v59:
==> flow/design.v (excerpt) <==
module fpga3(
    input [3:0] SW,
    input rot_A, input rot_B, input rot_dwn,
    input BTN0, input BTN1, input BTN2,
    input reset, input clk,
    output [7:0] LED,
	 output R, output G, output B,
	 output h_sync, output v_sync
    );
reg[10:0] H_scan,V_scan;
wire H_on , V_on;
wire[10:0] X_pix , Y_pix;
reg RR , GG , BB;
reg[2:0] pattn;
reg[3:0] rot_indx;
reg[19:0] debcnt;
reg scal2;
wire scal1,scal_change;
reg[2:0] pattn_scal;
reg dett_A,dett_B,deb_A,deb_B,deb_AA;
wire[10:0] RAD;
reg[10:0] X_cntr;
wire R210,R220,R230,R240,R250,R212,R214,R216 ;
wire G210,G220,G230,G240,G250,G212,G214,G216;
wire B210,B220,B230,B240,B250,B212,B214,B216;
always@(posedge reset or posedge clk)
	if(reset)
		H_scan<= 11'h000;
	else if(H_scan== 11'd1040)
		H_scan<= 11'h001;
	else
		H_scan<= H_scan+11'h001; 
always@(posedge reset or posedge clk)
	if(reset)
		V_scan<= 11'h000;
	else if(V_scan== 11'd666 && H_scan== 11'd1040 )
		V_scan<= 11'h001;
	else if(H_scan== 11'd1040)
		V_scan<= V_scan+11'h001; 
	else
		V_scan<= V_scan;
assign  H_on= (H_scan>= 11'd0105 && H_scan<= 11'd0904);
assign  V_on= (V_scan>= 11'd0023 && V_scan<= 11'd0622);
assign  h_sync= ~(H_scan>= 11'd0921 && H_scan<= 11'd1040);
  ...
Size: about 58 flip-flops.
==> flow/config.mk <==
export PLATFORM = sky130hd
export DESIGN_NAME = fpga3
export DESIGN_NICKNAME = fpga3
export VERILOG_FILES = /design/flow/design.v
export SDC_FILE = /design/flow/constraint.sdc
export NUM_CORES = 4
export LEC_CHECK = 0
export ABC_AREA = 1
export CAP_MARGIN = 20
export CORE_ASPECT_RATIO = 0.5
export CORE_MARGIN = 2
export CORE_UTILIZATION = 61
export CTS_CLUSTER_DIAMETER = 333
export CTS_CLUSTER_SIZE = 100
export GPL_ROUTABILITY_DRIVEN = 0
export PLACE_DENSITY = 0.78
export SLEW_MARGIN = 20
export TNS_END_PERCENT = 40
==> flow/constraint.sdc <==
create_clock -name core_clock -period 50.0 [get_ports {clk}]
set_input_delay 10.0000 -clock core_clock [delete_from_list [all_inputs] [get_ports {clk}]]
set_output_delay 10.0000 -clock core_clock [all_outputs]
set_load 0.01 [all_outputs]
run.sh (not shown) runs the stock make flow with config.mk's settings and CLKGATE_MAP_FILE=.
Per the final summary, v59 finished and its layout is clean on timing, DRC and antenna.
Changes in v41 relative to v59:
Settings: CTS_CLUSTER_DIAMETER no longer set, was 333; GPL_ROUTABILITY_DRIVEN no longer set, was 0; CTS_CLUSTER_SIZE no longer set, was 100; GPL_TIMING_DRIVEN now 0, previously not set; TNS_END_PERCENT no longer set, was 40; CORE_ASPECT_RATIO no longer set, was 0.5; PLACE_DENSITY no longer set, was 0.78; CORE_UTILIZATION now 40, was 61.
## What came out
In v41, the worst slew margin relative to its limit came out 0.71 points above the value in v59.
The lower setup slack came out of v41.
Final cell count ended up 7.2% higher on v41 than on v59.
[compare] base=v59 new=v41: flip-flop and latch share of the layout cell area held.
The following lists how v22 was set up differently from v41:
Settings: a deleted ABC_AREA that had been 1; a deleted GPL_TIMING_DRIVEN that had been 0.
Notes after the runs:
Critical path depth shrinks by a little under 10% when moving from v41 to v22. Any difference in met3 routing resource usage after global routing between v41 and v22 is small enough to ignore. [v22] area growth from synthesis to layout fell 0.52 points relative to v41. v41 was larger in final cell area than v22. Changes observed in v22 relative to v41: overall fraction of global-route tracks in use shows no meaningful change; first-pass GRT wire length went down by 4.3%; final worst slack shows a reduction of 1050 ps; multiplexer share of the synthesized area moved up.
#### Input delta (v16 over v22)
Settings: putting MAX_ROUTING_LAYER at met4 where nothing was set; swapping 40 for 21 in CORE_UTILIZATION; putting ABC_AREA at 1 where nothing was set; swapping 20 for 15 in SLEW_MARGIN; putting CELL_PAD_IN_SITES_GLOBAL_PLACEMENT at 3 where nothing was set; putting GPL_ROUTABILITY_DRIVEN at 0 where nothing was set; swapping 20 for 10 in CAP_MARGIN; putting PLACE_DENSITY at 0.76 where nothing was set; putting TNS_END_PERCENT at 40 where nothing was set.
[summary]
Relative to v22, v16 degrades cell area. Area of the mapped netlist went up by a few percent going from v22 to v16. What v16 reported for wire length has to be multiplied by 0.817 to get the figure for v22. Global-route wire length before repair (v16 vs. v22) increases by more than 10%. Chip area line of the yosys report in v16 is 3.8% higher than in v22. Summary of v16 over v22: total die size moved up; worst setup slack moved up.
### v16 -> v55
Settings: changing CELL_PAD_IN_SITES_GLOBAL_PLACEMENT from 3 to 1; removing MAX_ROUTING_LAYER (formerly met4); removing ABC_AREA (formerly 1); changing TNS_END_PERCENT from 40 to 35; changing CAP_MARGIN from 10 to 20; changing CORE_UTILIZATION from 21 to 68; setting PLACE_DENSITY_LB_ADDON to 0.15 for the first time; removing PLACE_DENSITY (formerly 0.76); removing GPL_ROUTABILITY_DRIVEN (formerly 0).
==> comparison <==
Among v55 and v16, the run that stopped before the end is v55, and it is the only one.
Run status, v55: aborted in global placement without I/O (3_1_place_gp_skip_io), error FLW-0024
Diff v55 and v16: gate count after technology mapping lower in v55
Compared with v16, v55 shows share of the synthesized netlist area taken by xor and xnor gates higher by 0.92 points.
Of v55 and v16, the lower initial core utilization belongs to v16.
The higher adder-cell area share of the yosys netlist came out of v55.
Summary of v55 over v16: distinct cell type count of the synthesized netlist saw an increase, post-synth area from yosys stat dropped 1600 um^2.

* * *

run A:
Starting RTL as in the previous note.
clock: 26.9 ns
lec_check: 0
abc_area: 1
cap_margin: 20
cell_pad_in_sites_global_placement: 0
core_aspect_ratio: 0.92
core_margin: 2
core_utilization: 72
cts_cluster_diameter: 211
cts_cluster_size: 100
gpl_timing_driven: 1
hold_slack_margin: 0.29
max_routing_layer: met4
place_density_lb_addon: 0.06
setup_slack_margin: 2.31
slew_margin: 20
tns_end_percent: 35
[flow] run A | stages: complete | final checks: fail | reason: setup timing
Input-level comparison between run B and run A:
- swapping 35 for 40 in TNS_END_PERCENT
- swapping 20 for 5 in CAP_MARGIN
- clearing CTS_CLUSTER_SIZE, which used to be 100
- swapping 0.92 for 0.9 in CORE_ASPECT_RATIO
- clearing GPL_TIMING_DRIVEN, which used to be 1
- clearing CELL_PAD_IN_SITES_GLOBAL_PLACEMENT, which used to be 0
- clearing PLACE_DENSITY_LB_ADDON, which used to be 0.06
- putting PLACE_DENSITY at 0.38 where nothing was set
- swapping 211 for 233 in CTS_CLUSTER_DIAMETER
- clearing HOLD_SLACK_MARGIN, which used to be 0.29
- swapping 2.31 for 2.23 in SETUP_SLACK_MARGIN
Results
Across run A and run B, no clean finish was achieved. Compared with run A, run B shows a lower total number of vias. In the flow results for run A and run B, the non-clock buffer count is smaller on run B. Looking at utilization across run A and run B, the one that comes out higher is run A. Wire: run B routes less than run A. Initial antenna violation count, run A and run B: higher on run B. Run B vs. run A: tally of non-filler cells in the final layout fell by about 0.5%, post-synthesis share of cell area spent on and-or and or-and gates held. Run B vs. run A: flip-flop count roughly the same.
### run B -> run C
- removing SETUP_SLACK_MARGIN (formerly 2.23)
- removing CORE_ASPECT_RATIO (formerly 0.9)
- changing CAP_MARGIN from 5 to 20
- removing MAX_ROUTING_LAYER (formerly met4)
- removing CTS_CLUSTER_DIAMETER (formerly 233)
- setting PLACE_DENSITY_LB_ADDON to 0.08 for the first time
- removing PLACE_DENSITY (formerly 0.38)
- removing TNS_END_PERCENT (formerly 40)
### Flow results
Inverter count of the layout excluding clock inverters: run B vs run C identical
Run B → run C: synthesis-to-layout area growth went up by 0.47 points, clock-buffer cell count went down by 1.
In run B the implementation ran to completion but is not tape-out ready, as the final checks report setup timing.
Run C ran in full, but the layout does not pass; the checks complain about setup timing.
When run C is set beside run B, its wire length of the first global-routing pass turns out to be 5.7% larger.
What run D does differently from run C at the input level:
- CTS_CLUSTER_DIAMETER now 233, previously not set
- PLACE_DENSITY_LB_ADDON no longer set, was 0.08
- the clock period (ns, I/O delays scaled along) now 34.1, was 26.9
Findings:
Run D: no failed stages, no open violations at the end
Sort run D and run C by global-route usage asc -> top: run D
G as the termination of the worst setup path was reported by run D, and R by run C.
Number of setup violations in the final report: run D vs run C down 3
Compared run D vs run C, and number of clock-tree buffers in the layout is up in run D.
Of run D and run C, the run reporting the lower post-route standard cell area excluding fillers was run D.

* * *

== build 53 ==
Starting RTL as in the previous note.
==> flow/design.v (excerpt) <==
module fpga3(
    input [3:0] SW,
    input rot_A, input rot_B, input rot_dwn,
    input BTN0, input BTN1, input BTN2,
    input reset, input clk,
    output [7:0] LED,
	 output R, output G, output B,
	 output h_sync, output v_sync
    );
Settings: LEC_CHECK=0, ABC_AREA=1, CAP_MARGIN=40, CORE_ASPECT_RATIO=0.92, CORE_MARGIN=2, CORE_UTILIZATION=72, CTS_CLUSTER_DIAMETER=140, HOLD_SLACK_MARGIN=0.29, PLACE_DENSITY_LB_ADDON=0.18, SETUP_SLACK_MARGIN=2.39, SLEW_MARGIN=20; clock period 27.0 ns.
From the logs: build 53 reached the end of the flow and failed the layout checks with negative setup slack.
### build 53 -> build 51
- removing SETUP_SLACK_MARGIN (formerly 2.39)
- removing HOLD_SLACK_MARGIN (formerly 0.29)
- removing CTS_CLUSTER_DIAMETER (formerly 140)
- removing PLACE_DENSITY_LB_ADDON (formerly 0.18)
- changing CAP_MARGIN from 40 to 20
- removing ABC_AREA (formerly 1)
- changing CORE_UTILIZATION from 72 to 40
- removing CORE_ASPECT_RATIO (formerly 0.92)
- changing the clock period (ns, I/O delays scaled along) from 27.0 to 48.5
Notes after the runs:
Build 51 finished every stage and its layout cleared the timing, design-rule and antenna checks.
The count of multi-input gates of build 51 is lower than that of build 53.
Combinational gate area in build 51 is 1.5% below build 53.
Measured against each other, build 53 and build 51 differ in number of global-route vias before repair, the higher figure coming from build 53.
Data arrival time of the worst path was higher in build 51 than in build 53.
Relative to build 53, the wire length of build 51 is lower by 5.4%.
Build 51 vs. build 53: global-route wire length before repair lower; fraction of standard cell area that is sequential climbed 0.23 points; global-route usage down 18 points; clock skew up 5.6 ps.
Compared with build 53, build 51 shows final cell count that has gone down by more than 10%.
Here is what was changed in the inputs of build 97 compared with build 51.
- setting SETUP_SLACK_MARGIN to 3.65 for the first time
- setting CTS_CLUSTER_SIZE to 50 for the first time
- setting PLACE_DENSITY_LB_ADDON to 0.01 for the first time
- changing CORE_UTILIZATION from 40 to 72
- changing the clock period (ns, I/O delays scaled along) from 48.5 to 12.4
Notes after the runs:
Complete run, failing final checks: build 97, reason negative setup slack.
In build 97 the data required time at the worst endpoint turned out 28880 ps lower than in build 51.
Compared with build 51, in build 97 total met3 wirelength after detailed routing climbed 90%, critical path depth went up.
Going from build 51 to build 97, global-route usage grows by 22 points.
Build 97 against build 51: post-placement setup slack went down; worst setup slack after layout went down; via count went up.
Build 97 against build 51: die area dropped 48000 um^2; signal arrival time at the worst endpoint -20990 ps; worst clock skew on the final layout level.
### build 97 -> build 19
- CTS_CLUSTER_SIZE now 72, was 50
- ABC_AREA now 0, previously not set
- PLACE_DENSITY_LB_ADDON now 0.0, was 0.01
- CTS_CLUSTER_DIAMETER now 311, previously not set
Findings:
- [build 19] flow finished | final checks: failed | reasons: negative setup slack
- Build 19 has transition time at the pin with the least slew margin below what build 97 had.
- There was hardly any difference in final area between build 19 and build 97.
- Taking build 97 as the reference, in build 19 buffers plus inverters on the worst setup path went down by 2, share of synthesized registers carrying an async set or reset was more or less identical.
- Compared with build 97, build 19 shows a higher global routing met1 resource utilization.
- Against build 97, build 19 reports a number of buffers outside the clock class in the layout that is lower.
- In the metrics for build 97 and build 19, the one carrying the higher worst setup slack is build 97.
- Taking build 97 as the reference, in build 19 data arrival time of the critical path grew by 180 ps; largest net degree at the start of global routing down 6.
